==> inputs of 11-22 <==
Design alu_add, start of the top module:
module alu_add (
    input   logic           clk_i,
    input   logic           rst_i,
    input   logic [36:0]    left_i,      
    input   logic [36:0]    right_i,     
    output  logic           in_ready_o,
    input   logic           in_valid_i,
    output  logic [36:0]    result_o,    
    input   logic           out_ready_i,
    output  logic           out_valid_o
);
clock: 6.2 ns
lec_check: 0
cap_margin: 35
core_margin: 2
core_utilization: 68
cts_cluster_diameter: 331
cts_cluster_size: 98
max_routing_layer: met5
place_density_lb_addon: 0.05
setup_slack_margin: 0.76
slew_margin: 15
tns_end_percent: 45
run.sh (not shown) runs the stock make flow with config.mk's settings and CLKGATE_MAP_FILE=.
==> 02-18: changes against 11-22 <==
CAP_MARGIN = 15   (was 35)
CORE_UTILIZATION = 70   (was 68)
CTS_CLUSTER_DIAMETER = unset   (was 331)
CTS_CLUSTER_SIZE = 34   (was 98)
MAX_ROUTING_LAYER = unset   (was met5)
PLACE_DENSITY_LB_ADDON = unset   (was 0.05)
SETUP_SLACK_MARGIN = unset   (was 0.76)
SLEW_MARGIN = 20   (was 15)
TNS_END_PERCENT = unset   (was 45)
==> flow/constraint.sdc (replaced) <==
create_clock -name core_clock -period 3.47 [get_ports {clk_i}]
set_input_delay 0.6940 -clock core_clock [delete_from_list [all_inputs] [get_ports {clk_i}]]
set_output_delay 0.6940 -clock core_clock [all_outputs]
set_load 0.01 [all_outputs]
==> 10-25: changes against 11-22 <==
CORE_UTILIZATION = 50   (was 68)
CTS_CLUSTER_DIAMETER = 351   (was 331)
SETUP_SLACK_MARGIN = unset   (was 0.76)
TNS_END_PERCENT = 15   (was 45)
==> summary of the runs <==
- Die size: 02-18 < 11-22 < 10-25.
- In sequential cell count, 10-25 and 11-22 do not differ.
- Worst setup slack: 11-22 is higher than 10-25 (0.017 ns).
- 11-22 finished with timing, DRC and antenna clean. 10-25 completed with no timing, DRC or antenna violations. 02-18 died in 4_1_cts.
- Against 10-25, the utilization of 11-22 is higher by 21 points.
- Against 10-25, the total power of 11-22 is lower by 1.0%.
- Against 11-22, the global-route usage of 10-25 is lower by 12 points.
- Between 11-22 and 10-25, the lower first-iteration DRC count is in 10-25 (gap 110%, measured against 10-25).
==> figures <==
| metric | 02-18 | 10-25 | 11-22 |
|---|---|---|---|
| Power density normalized to cell area | - | 314 nW/um^2 | 315 nW/um^2 |
| Outcome | aborted with a tool error | timing/DRC/antenna clean | timing/DRC/antenna clean |
| Failing step | 4_1_cts | - | - |
| Length of routed met3 wiring | - | 1.13 mm | 2.03 mm |
| Endpoint class of the critical path | - | flip-flop | flip-flop |
| Clock tree cell share of total cell area | - | 0.0580 | 0.0547 |
| Detail Route met2 WL | - | 11.7 mm | 12.6 mm |
| Area of all sequential standard cells | - | 2430 sq um | 2430 sq um |
| Met3 Resource Use GR | - | 0.0477 | 0.0911 |
| Highest routed metal layer | - | met4 | met4 |
| Reg power frac | - | 0.299 | 0.308 |
| Source of the critical timing path | - | counter_q[1] | counter_q[0] |
| Power group with the highest consumption | - | combinational logic | combinational logic |
| Flip-flop and latch count | - | 121 | 121 |
| Overall fraction of global-route tracks in use | - | 0.271 | 0.389 |
| Count of endpoints failing hold in the final timing report | - | 0 | 0 |

---

==> job 6880 <==
==> flow/design.v <==
package calc_pkg;
    typedef struct packed {
        logic on;
        logic off;
        logic mem_rc;
        logic mem_sub;
        logic mem_add;
        logic op_percent;
        logic op_sqrt;
        logic op_div;
        logic op_mul;
        logic op_sub;
        logic op_add;
        logic op_eq;
        logic dot;
        logic num_1;
        logic num_2;
        logic num_3;
        logic num_4;
        logic num_5;
        logic num_6;
        logic num_7;
        logic num_8;
        logic num_9;
        logic num_0;
    } buttons_t;
    typedef enum logic [4:0] {
        B_NONE,          
        B_ON,            
        B_OFF,           
        B_MEM_RC,        
        B_MEM_SUB,       
        B_MEM_ADD,       
        B_OP_PERCENT,    
        B_OP_SQRT,       
        B_OP_DIV,        
        B_OP_MUL,        
        B_OP_SUB,        
        B_OP_ADD,        
        B_OP_EQ,         
        B_DOT,           
        B_NUM_1,         
        B_NUM_2,         
        B_NUM_3,         
        B_NUM_4,         
        B_NUM_5,         
        B_NUM_6,         
        B_NUM_7,         
        B_NUM_8,         
        B_NUM_9,         
        B_NUM_0,         
        B_UNKNOWN        
    } active_button_t;
    function automatic logic isNumberButton(active_button_t active_button);
        isNumberButton = ((active_button >= calc_pkg::B_NUM_1) && (active_button <= calc_pkg::B_NUM_0));
    endfunction
    function automatic logic isOpButton(active_button_t active_button);
        isOpButton = ((active_button >= calc_pkg::B_OP_DIV) && (active_button <= calc_pkg::B_OP_ADD));
    endfunction
    function automatic logic isEqButton(active_button_t active_button);
        isEqButton = (active_button == calc_pkg::B_OP_EQ);
    endfunction
    function automatic logic isDotButton(active_button_t active_button);
        isDotButton = (active_button == calc_pkg::B_DOT);
    endfunction
    typedef logic [3:0] bcd_t;
    function automatic logic [6:0] bcd2segments(bcd_t bcd);
        unique case (bcd)
            4'd0: bcd2segments = 7'b1111110;
            4'd1: bcd2segments = 7'b0110000;
            4'd2: bcd2segments = 7'b1101101;
            4'd3: bcd2segments = 7'b1111001;
            4'd4: bcd2segments = 7'b0110011;
            4'd5: bcd2segments = 7'b1011011;
            4'd6: bcd2segments = 7'b1011111;
            4'd7: bcd2segments = 7'b1110000;
            4'd8: bcd2segments = 7'b1111111;
            4'd9: bcd2segments = 7'b1111011;
            default: bcd2segments = 7'bxxxxxxx;
        endcase
    endfunction
    typedef enum logic [1:0] {
        OP_NONE,
        OP_ADD,
        OP_MUL,
        OP_DIV
    } op_t;
    function automatic op_t button2op(active_button_t active_button);
        unique case (active_button)
            calc_pkg::B_OP_DIV: button2op = calc_pkg::OP_DIV;
            calc_pkg::B_OP_MUL: button2op = calc_pkg::OP_MUL;
            calc_pkg::B_OP_SUB: button2op = calc_pkg::OP_ADD;
            calc_pkg::B_OP_ADD: button2op = calc_pkg::OP_ADD;
            default: button2op = calc_pkg::OP_NONE;
        endcase
    endfunction
    function automatic bcd_t button2bcd(active_button_t active_button);
        unique case (active_button)
            calc_pkg::B_NUM_1: button2bcd = 1;
            calc_pkg::B_NUM_2: button2bcd = 2;
            calc_pkg::B_NUM_3: button2bcd = 3;
            calc_pkg::B_NUM_4: button2bcd = 4;
            calc_pkg::B_NUM_5: button2bcd = 5;
            calc_pkg::B_NUM_6: button2bcd = 6;
            calc_pkg::B_NUM_7: button2bcd = 7;
            calc_pkg::B_NUM_8: button2bcd = 8;
            calc_pkg::B_NUM_9: button2bcd = 9;
            calc_pkg::B_NUM_0: button2bcd = 0;
            default: button2bcd = 0;
        endcase
    endfunction
    parameter NumDigits = 8;
    typedef logic unsigned [$clog2(NumDigits)-1:0] exponent_t;
    typedef struct packed {
        logic error;
        logic sign;
        exponent_t exponent;
        bcd_t [NumDigits-1:0] significand;
    } num_t;
    function automatic num_t neg(num_t num);
        neg = num;
        neg.sign = !num.sign;
    endfunction
endpackage
module alu_add (
    input   logic           clk_i,
    input   logic           rst_i,
    input   logic [36:0]    left_i,      
    input   logic [36:0]    right_i,     
    output  logic           in_ready_o,
    input   logic           in_valid_i,
    output  logic [36:0]    result_o,    
    input   logic           out_ready_i,
    output  logic           out_valid_o
);
typedef enum logic [1:0] {
    S_IDLE,
    S_NORMALIZE,
    S_ADD,
    S_RENORMALIZE
} state_t;
state_t state_d, state_q;
logic [$clog2(calc_pkg::NumDigits):0] counter_d, counter_q;
logic in_ready_d, in_ready_q;
logic out_valid_d, out_valid_q;
assign out_valid_o = out_valid_q;
assign in_ready_o = in_ready_q;
calc_pkg::num_t left_d, left_q;
calc_pkg::num_t right_d, right_q;
calc_pkg::num_t result_d, result_q;
calc_pkg::bcd_t result_extra_d, result_extra_q;
logic carryborrow_d, carryborrow_q;
assign result_o = out_valid_q ? result_q : '0;
logic [4:0] nibble_sum;
always_comb begin
    nibble_sum = 'x;
    carryborrow_d = carryborrow_q;
    if (state_q != S_ADD) begin
        carryborrow_d = 0;
    end else if (left_q.sign == right_q.sign) begin
        nibble_sum =
            left_q.significand[counter_q]
            + right_q.significand[counter_q]
            + 4'(carryborrow_q);
        if (nibble_sum >= 10) begin
            nibble_sum += 6;
        end
        carryborrow_d = nibble_sum[4];
    end else begin
        if (left_q.significand > right_q.significand) begin
            nibble_sum =
                6'(left_q.significand[counter_q])
                - 6'(right_q.significand[counter_q])
                - 6'(carryborrow_q);
        end else begin
            nibble_sum =
                6'(right_q.significand[counter_q])
                - 6'(left_q.significand[counter_q])
                - 6'(carryborrow_q);
        end
        carryborrow_d = nibble_sum[4];
        if ($signed(nibble_sum) < 0) begin
            nibble_sum += 10;
        end
    end
end
always_comb begin
    state_d = state_q;
    out_valid_d = out_valid_q;
    in_ready_d = in_ready_q;
    counter_d = counter_q;
    left_d = left_q;
    right_d = right_q;
    result_d = result_q;
    result_extra_d = result_extra_q;
    unique case (state_q)
        S_IDLE: begin
            result_d = '0;
            if (in_valid_i) begin
                left_d = left_i;
                right_d = right_i;
                state_d = S_NORMALIZE;
                in_ready_d = 0;
            end
        end
        S_NORMALIZE: begin
            if (left_q.exponent < right_q.exponent) begin
                left_d.significand = (left_q.significand >> 4);
                left_d.exponent++;
            end else if (left_q.exponent > right_q.exponent) begin
                right_d.significand = (right_q.significand >> 4);
                right_d.exponent++;
            end else begin
                state_d = S_ADD;
                counter_d = 0;
            end
        end
        S_ADD: begin
            result_d.exponent = left_q.exponent;
            if (left_q.sign == right_q.sign) begin
                result_extra_d = carryborrow_d;
            end
            if (left_q.significand > right_q.significand) begin
                result_d.sign = left_q.sign;
            end else begin
                result_d.sign = right_q.sign;
            end
            result_d.significand[counter_q] = 4'(nibble_sum);
            counter_d++;
            if (counter_d == calc_pkg::NumDigits) begin
                state_d = S_RENORMALIZE;
            end
        end
        S_RENORMALIZE: begin
            if (result_extra_q != '0) begin  
                result_extra_d = '0;
                result_d.significand = ({result_extra_q, result_q.significand} >> 4);
                result_d.exponent++;
                if (result_d.exponent == 0)
                    result_d.error = 1;
            end else if ((result_q.exponent != 0) && (result_q.significand[calc_pkg::NumDigits-1] == 0)) begin  
                result_d.significand = (result_q.significand << 4);
                result_d.exponent--;
            end else begin  
                out_valid_d = 1;
                if (result_d.significand == 0)
                    result_d.sign = 0;
                if (out_valid_q && out_ready_i) begin
                    state_d = S_IDLE;
                    out_valid_d = 0;
                    in_ready_d = 1;
                    result_d = '0;
                end
            end
        end
    endcase
end
always_ff @(posedge clk_i) begin
    if (rst_i) begin
        state_q <= S_IDLE;
        out_valid_q <= 0;
        in_ready_q <= 1;
        counter_q <= '0;
        left_q <= '0;
        right_q <= '0;
        result_q <= '0;
        result_extra_q <= '0;
        carryborrow_q <= 0;
    end else begin
        state_q <= state_d;
        out_valid_q <= out_valid_d;
        in_ready_q <= in_ready_d;
        counter_q <= counter_d;
        left_q <= left_d;
        right_q <= right_d;
        result_q <= result_d;
        result_extra_q <= result_extra_d;
        carryborrow_q <= carryborrow_d;
    end
end
endmodule
==> flow/run.sh <==
#!/bin/bash
# the make line also repeats each setting of config.mk as NAME=value (left out here)
make -C /OpenROAD-flow-scripts/flow DESIGN_CONFIG=/design/flow/config.mk WORK_HOME=/design/flow/orfs CLKGATE_MAP_FILE= finish
==> flow/config.mk <==
export PLATFORM = sky130hd
export DESIGN_NAME = alu_add
export DESIGN_NICKNAME = alu_add
export VERILOG_FILES = /design/flow/design.v
export SDC_FILE = /design/flow/constraint.sdc
export NUM_CORES = 4
export LEC_CHECK = 0
export CAP_MARGIN = 40
export CORE_MARGIN = 5
export CORE_UTILIZATION = 48
export GPL_ROUTABILITY_DRIVEN = 0
export GPL_TIMING_DRIVEN = 0
export MAX_ROUTING_LAYER = met5
export PLACE_DENSITY_LB_ADDON = 0.25
export SETUP_SLACK_MARGIN = 1.14
export SLEW_MARGIN = 15
export TNS_END_PERCENT = 45
==> flow/constraint.sdc <==
create_clock -name core_clock -period 6.2 [get_ports {clk_i}]
set_input_delay 1.2400 -clock core_clock [delete_from_list [all_inputs] [get_ports {clk_i}]]
set_output_delay 1.2400 -clock core_clock [all_outputs]
set_load 0.01 [all_outputs]
==> job 7483 (differences from job 6880) <==
Settings changed: CAP_MARGIN 40 to 20, CORE_MARGIN 5 to 2, CORE_UTILIZATION 48 to 15, GPL_ROUTABILITY_DRIVEN 0 to unset, GPL_TIMING_DRIVEN 0 to unset, MAX_ROUTING_LAYER met5 to unset, PLACE_DENSITY_LB_ADDON 0.25 to unset, SETUP_SLACK_MARGIN 1.14 to unset, SLEW_MARGIN 15 to 20, TNS_END_PERCENT 45 to unset.
==> flow/constraint.sdc (replaced) <==
create_clock -name core_clock -period 4.76 [get_ports {clk_i}]
set_input_delay 0.9520 -clock core_clock [delete_from_list [all_inputs] [get_ports {clk_i}]]
set_output_delay 0.9520 -clock core_clock [all_outputs]
set_load 0.01 [all_outputs]
==> reports/qor.yml <==
met1Wirelength_mm: 14.3
globalRouteMet3Util: 0.0180
vias_per_cell: 4.30
vias: 8127
internal_power_mw: 2.79
pwr-share-seq: 0.290
syn_to_final_growth_pct: 30.4
dpl_worst_slack_ps: 424
path_cells: "buf_4 > mux4_2 > nand2b_1 > nand2_1 > nand2_1 > inv_1 > fa_1 > inv_1 > fa_1 > ha_1 > inv_1 > a2111oi_2 > a211oi_2 > mux2i_4 > o21ai_0 > a41o_1"
buffer_area_frac: 0.115
status: "finished clean"
p_per_area_nw_per_um2: 398
Source of the figures above: job 7483

==> reports/qor.yml <==
syn_to_final_growth_pct: 23.0
dpl_worst_slack_ps: 1240
clock_latency_ps: 430
placed_cell_area_um2: 10100
path_cells: "buf_4 > buf_4 > mux4_2 > nand2_1 > nand2_1 > nand2_1 > inv_1 > fa_1 > inv_1 > fa_1 > ha_1 > inv_1 > a2111oi_2 > a211oi_2 > mux2i_4 > o21ai_0 > a41o_1"
pwr-share-seq: 0.302
status: "finished clean"
buffer_area_frac: 0.131
vias: 8557
internal_power_mw: 2.02
globalRouteMet3Util: 0.0599
wl_met3_mm: 2.20
p_per_area_nw_per_um2: 312
met1Wirelength_mm: 11.9
rows: 49
Source of the figures above: job 6880

Power is estimated from default activity; no workload was simulated.
